==> inputs of job 3295 <==
==> flow/design.v <==
module alu_top (
    input             clk,
    input      [7:0]  a_in,
    input      [7:0]  b_in,
    input      [3:0]  command_in,
    input             oe,
    output reg [15:0] d_out
);
    reg [7:0] a_q, b_q;
    reg [3:0] cmd_q;
    reg       oe_q;
    wire [15:0] alu_out;
    always @(posedge clk) begin
        a_q   <= a_in;
        b_q   <= b_in;
        cmd_q <= command_in;
        oe_q  <= oe;
        d_out <= alu_out;
    end
    alu u_alu (.a_in(a_q), .b_in(b_q), .command_in(cmd_q), .oe(oe_q), .d_out(alu_out));
endmodule

module alu ( input [7:0]a_in,b_in,input [3:0]command_in,input oe,output [15:0]d_out);
	parameter 	ADD = 4'b0000,
				INC = 4'b0001,
				SUB =  4'b0010,
				DEC = 4'b0011,
				MUL = 4'b0100,
				DIV = 4'b0101,
				SHL = 4'b0110,
				SHR = 4'b0111,
				AND = 4'b1000,
				OR = 4'b1001,
				INV = 4'b1010,
				NAND = 4'b1011,
				NOR = 4'b1100,
				XOR = 4'b1101,
				XNOR = 4'b1110,
				BUF = 4'b1111;
	reg [15:0] out;
	always@(command_in,a_in,b_in)
		begin
			case(command_in)
				ADD : out = a_in+b_in;
				INC : out = a_in+1'b1;
				SUB : out = a_in-b_in;
				DEC : out = a_in-1'b1;
				MUL : out = a_in*b_in;
				DIV : out = (b_in == 8'd0) ? 16'hFFFF : a_in/b_in;
				SHL : out = a_in<<1;
				SHR : out = a_in>>1;
				AND : out = a_in&&b_in;
				OR : out = a_in||b_in;
				INV : out = !(a_in);
				NAND : out = ~(a_in&b_in);
				NOR : out = ~(a_in|b_in);
				XOR : out = a_in^b_in;
				XNOR : out = a_in~^b_in;
				BUF : out = a_in;
			endcase
		end
	assign d_out = (oe) ? out : 16'h0000;
endmodule  
==> flow/run.sh <==
#!/bin/bash
# the make line also repeats each setting of config.mk as NAME=value (left out here)
make -C /OpenROAD-flow-scripts/flow DESIGN_CONFIG=/design/flow/config.mk WORK_HOME=/design/flow/orfs CLKGATE_MAP_FILE= finish
==> flow/config.mk <==
export PLATFORM = sky130hd
export DESIGN_NAME = alu_top
export DESIGN_NICKNAME = alu_top
export VERILOG_FILES = /design/flow/design.v
export SDC_FILE = /design/flow/constraint.sdc
export NUM_CORES = 4
export LEC_CHECK = 0
export ABC_AREA = 1
export CAP_MARGIN = 15
export CORE_ASPECT_RATIO = 0.87
export CORE_MARGIN = 3
export CORE_UTILIZATION = 72
export CTS_CLUSTER_DIAMETER = 137
export MAX_ROUTING_LAYER = met4
export PLACE_DENSITY_LB_ADDON = 0.01
export SETUP_SLACK_MARGIN = 1.38
export SLEW_MARGIN = 40
==> flow/constraint.sdc <==
create_clock -name core_clock -period 10.4 [get_ports {clk}]
set_input_delay 2.0800 -clock core_clock [delete_from_list [all_inputs] [get_ports {clk}]]
set_output_delay 2.0800 -clock core_clock [all_outputs]
set_load 0.01 [all_outputs]
==> inputs of job 1787, as changes to job 3295 <==
- CAP_MARGIN: 15 -> 20
- CELL_PAD_IN_SITES_GLOBAL_PLACEMENT: default -> 3
- CORE_ASPECT_RATIO: 0.87 -> 1.48
- CORE_MARGIN: 3 -> 4
- CTS_CLUSTER_DIAMETER: 137 -> default
- MAX_ROUTING_LAYER: met4 -> default
- PLACE_DENSITY: default -> 0.66
- PLACE_DENSITY_LB_ADDON: 0.01 -> default
- SETUP_SLACK_MARGIN: 1.38 -> default
- SLEW_MARGIN: 40 -> 15
==> flow/constraint.sdc (replaced) <==
create_clock -name core_clock -period 24.0 [get_ports {clk}]
set_input_delay 4.8000 -clock core_clock [delete_from_list [all_inputs] [get_ports {clk}]]
set_output_delay 4.8000 -clock core_clock [all_outputs]
set_load 0.01 [all_outputs]
==> inputs of job 3297, as changes to job 3295 <==
- CAP_MARGIN: 15 -> 5
- CORE_MARGIN: 3 -> 2
- CORE_UTILIZATION: 72 -> 70
- CTS_CLUSTER_DIAMETER: 137 -> 354
- MAX_ROUTING_LAYER: met4 -> default
- PLACE_DENSITY_LB_ADDON: 0.01 -> default
- SETUP_SLACK_MARGIN: 1.38 -> -1.96
- TNS_END_PERCENT: default -> 10
==> flow/constraint.sdc (replaced) <==
create_clock -name core_clock -period 20.4 [get_ports {clk}]
set_input_delay 4.0800 -clock core_clock [delete_from_list [all_inputs] [get_ports {clk}]]
set_output_delay 4.0800 -clock core_clock [all_outputs]
set_load 0.01 [all_outputs]
==> inputs of job 4340, as changes to job 3295 <==
- CORE_MARGIN: 3 -> 2
- CORE_UTILIZATION: 72 -> 65
- CTS_CLUSTER_DIAMETER: 137 -> 354
- MAX_ROUTING_LAYER: met4 -> default
- PLACE_DENSITY_LB_ADDON: 0.01 -> default
- SETUP_SLACK_MARGIN: 1.38 -> 2.69
==> flow/constraint.sdc (replaced) <==
create_clock -name core_clock -period 24.6 [get_ports {clk}]
set_input_delay 4.9200 -clock core_clock [delete_from_list [all_inputs] [get_ports {clk}]]
set_output_delay 4.9200 -clock core_clock [all_outputs]
set_load 0.01 [all_outputs]
==> flow_summary.yaml <==
# implementation run metrics
status:
  status: "stopped before the end"
  error: "[ERROR DPL-0038] Utilization greater than 100%, impossible to legalize"
  stop_stage: "4_1_cts"
floorplan:
  dieHeight_um: 116.7
  dieWidth_um: 133.5
  core_area_um2: 14360
Source of the figures above: job 3297

==> flow_summary.yaml <==
# implementation run metrics
status:
  status: "stopped before the end"
  stop_stage: "3_1_place_gp_skip_io"
  error: "[ERROR GPL-0301] Utilization 178.269 % exceeds 100%."
logic_synthesis:
  yosys_warnings: 2
  edf_count: 0
floorplan:
  fp-utilization: 0.7407
  dieHeight_um: 152.9
  dieWidth_um: 105.9
Source of the figures above: job 1787

==> flow_summary.yaml <==
# implementation run metrics
status:
  status: "stopped before the end"
  stop_stage: "3_5_place_dp"
  error: "[ERROR DPL-0033] detailed placement checks failed during check placement."
floorplan:
  core_area_um2: 13520
  dieHeight_um: 117.1
  dieWidth_um: 133.7
logic_synthesis:
  top_logic_kind: "simple AND/OR/NAND/NOR gates"
  top_area_cell: "ha_1"
  synthAoiAreaFrac: 0.1553
Source of the figures above: job 3295

==> flow_summary.yaml <==
# generated from flow reports
timing:
  setup_viol: 1
  fin_ws_ns: -0.3185
status:
  violations: "setup timing"
  status: "finished with violations"
Source of the figures above: job 4340


========
==> 04-28: inputs <==
Starts from the design.v that is shown in full above.
clock: 9.95 ns
lec_check: 0
abc_area: 1
cap_margin: 20
core_aspect_ratio: 0.69
core_margin: 2
core_utilization: 72
cts_cluster_diameter: 396
cts_cluster_size: 93
setup_slack_margin: 3.01
slew_margin: 20
run.sh (not shown) runs the stock make flow with config.mk's settings and CLKGATE_MAP_FILE=.
==> 08-16 (differences from 04-28) <==
==> flow/config.mk (replaced) <==
export PLATFORM = sky130hd
export DESIGN_NAME = alu_top
export DESIGN_NICKNAME = alu_top
export VERILOG_FILES = /design/flow/design.v
export SDC_FILE = /design/flow/constraint.sdc
export NUM_CORES = 4
export LEC_CHECK = 0
export CAP_MARGIN = 20
export CORE_MARGIN = 2
export CORE_UTILIZATION = 61
export SLEW_MARGIN = 20
==> flow/constraint.sdc (replaced) <==
create_clock -name core_clock -period 16.0 [get_ports {clk}]
set_input_delay 3.2000 -clock core_clock [delete_from_list [all_inputs] [get_ports {clk}]]
set_output_delay 3.2000 -clock core_clock [all_outputs]
set_load 0.01 [all_outputs]
==> 03-09 (differences from 04-28) <==
==> flow/config.mk (replaced) <==
export PLATFORM = sky130hd
export DESIGN_NAME = alu_top
export DESIGN_NICKNAME = alu_top
export VERILOG_FILES = /design/flow/design.v
export SDC_FILE = /design/flow/constraint.sdc
export NUM_CORES = 4
export LEC_CHECK = 0
export CAP_MARGIN = 40
export CORE_MARGIN = 2
export CORE_UTILIZATION = 68
export CTS_CLUSTER_SIZE = 21
export HOLD_SLACK_MARGIN = 0.3
export SLEW_MARGIN = 20
==> flow/constraint.sdc (replaced) <==
create_clock -name core_clock -period 22.2 [get_ports {clk}]
set_input_delay 4.4400 -clock core_clock [delete_from_list [all_inputs] [get_ports {clk}]]
set_output_delay 4.4400 -clock core_clock [all_outputs]
set_load 0.01 [all_outputs]
==> comparison table <==
| item | 08-16 | 03-09 | 04-28 |
|---|---|---|---|
| Outcome | failed layout checks | failed layout checks | did not finish |
| Stage where the flow stopped | - | - | clock tree synthesis (4_1_cts) |
| Layout check failures | capacitance limit, slew limit, setup timing | setup timing | - |
| Cell with the most instances after synthesis | sky130_fd_sc_hd__ha_1 | sky130_fd_sc_hd__ha_1 | sky130_fd_sc_hd__nand2_1 |
| CP endpoint kind | flop | flop | - |
| Number of vias per cell after detailed routing | 7.49 | 7.25 | - |
| Largest net degree at the start of global routing | 37 | 37 | - |
| Total Routed Length | 54,900 um | 40,900 um | - |
| Fraction of area in multi-input gates | 65.7% | 73.6% | - |
| Vias post-DR | 14,600 | 12,300 | - |
| Relative slew slack | -5.06% | 33.6% | - |
| Half-perimeter wire length after placement | 25,300 um | 23,300 um | 37,100 um |
| End-of-flow core utilization | 91.9% | 89.8% | - |
| Initial antenna violation count | 7 | 1 | - |
| Routed length on met2 | 21,300 um | 18,000 um | - |
| Area of the core | 15,900 sq um | 14,400 sq um | 14,000 sq um |
| Post-synth area from yosys stat | 9960 sq um | 9960 sq um | 10,200 sq um |
| Std cell rows | 46 | 44 | 36 |
| Sequential share of cell area | 5.13% | 5.81% | - |
| Origin of the worst setup path | b_q[2]$_DFF_P_ | b_q[0]$_DFF_P_ | - |

========
==> indigo <==
Starts from the design.v that is shown in full above.
export LEC_CHECK = 0
export CAP_MARGIN = 20
export CELL_PAD_IN_SITES_GLOBAL_PLACEMENT = 3
export CORE_MARGIN = 7
export CORE_UTILIZATION = 40
export CTS_CLUSTER_DIAMETER = 307
export CTS_CLUSTER_SIZE = 47
export PLACE_DENSITY_LB_ADDON = 0.06
export SETUP_SLACK_MARGIN = -2.0
export SLEW_MARGIN = 0
export TNS_END_PERCENT = 10
create_clock -name core_clock -period 24.0 [get_ports {clk}]
==> inputs of pepper, as changes to indigo <==
- CAP_MARGIN: 20 -> 40
- CELL_PAD_IN_SITES_GLOBAL_PLACEMENT: 3 -> unset
- CORE_MARGIN: 7 -> 2
- CORE_UTILIZATION: 40 -> 68
- CTS_CLUSTER_DIAMETER: 307 -> unset
- CTS_CLUSTER_SIZE: 47 -> unset
- PLACE_DENSITY_LB_ADDON: 0.06 -> unset
- SETUP_SLACK_MARGIN: -2.0 -> -0.7
- SLEW_MARGIN: 0 -> 20
- TNS_END_PERCENT: 10 -> unset
==> flow/constraint.sdc (replaced) <==
create_clock -name core_clock -period 22.4 [get_ports {clk}]
set_input_delay 4.4800 -clock core_clock [delete_from_list [all_inputs] [get_ports {clk}]]
set_output_delay 4.4800 -clock core_clock [all_outputs]
set_load 0.01 [all_outputs]
==> results.json <==
{
  "timing.final.ws_setup_ns": -0.0451,
  "setup_viol": 1,
  "so.violations": "setup timing",
  "status": "complete, but fails checks"
}
That was indigo.
==> results.json <==
{
  "status": "complete, but fails checks",
  "so.violations": "setup timing",
  "setup_viol": 1,
  "timing.final.ws_setup_ns": -0.521
}
That was pepper.
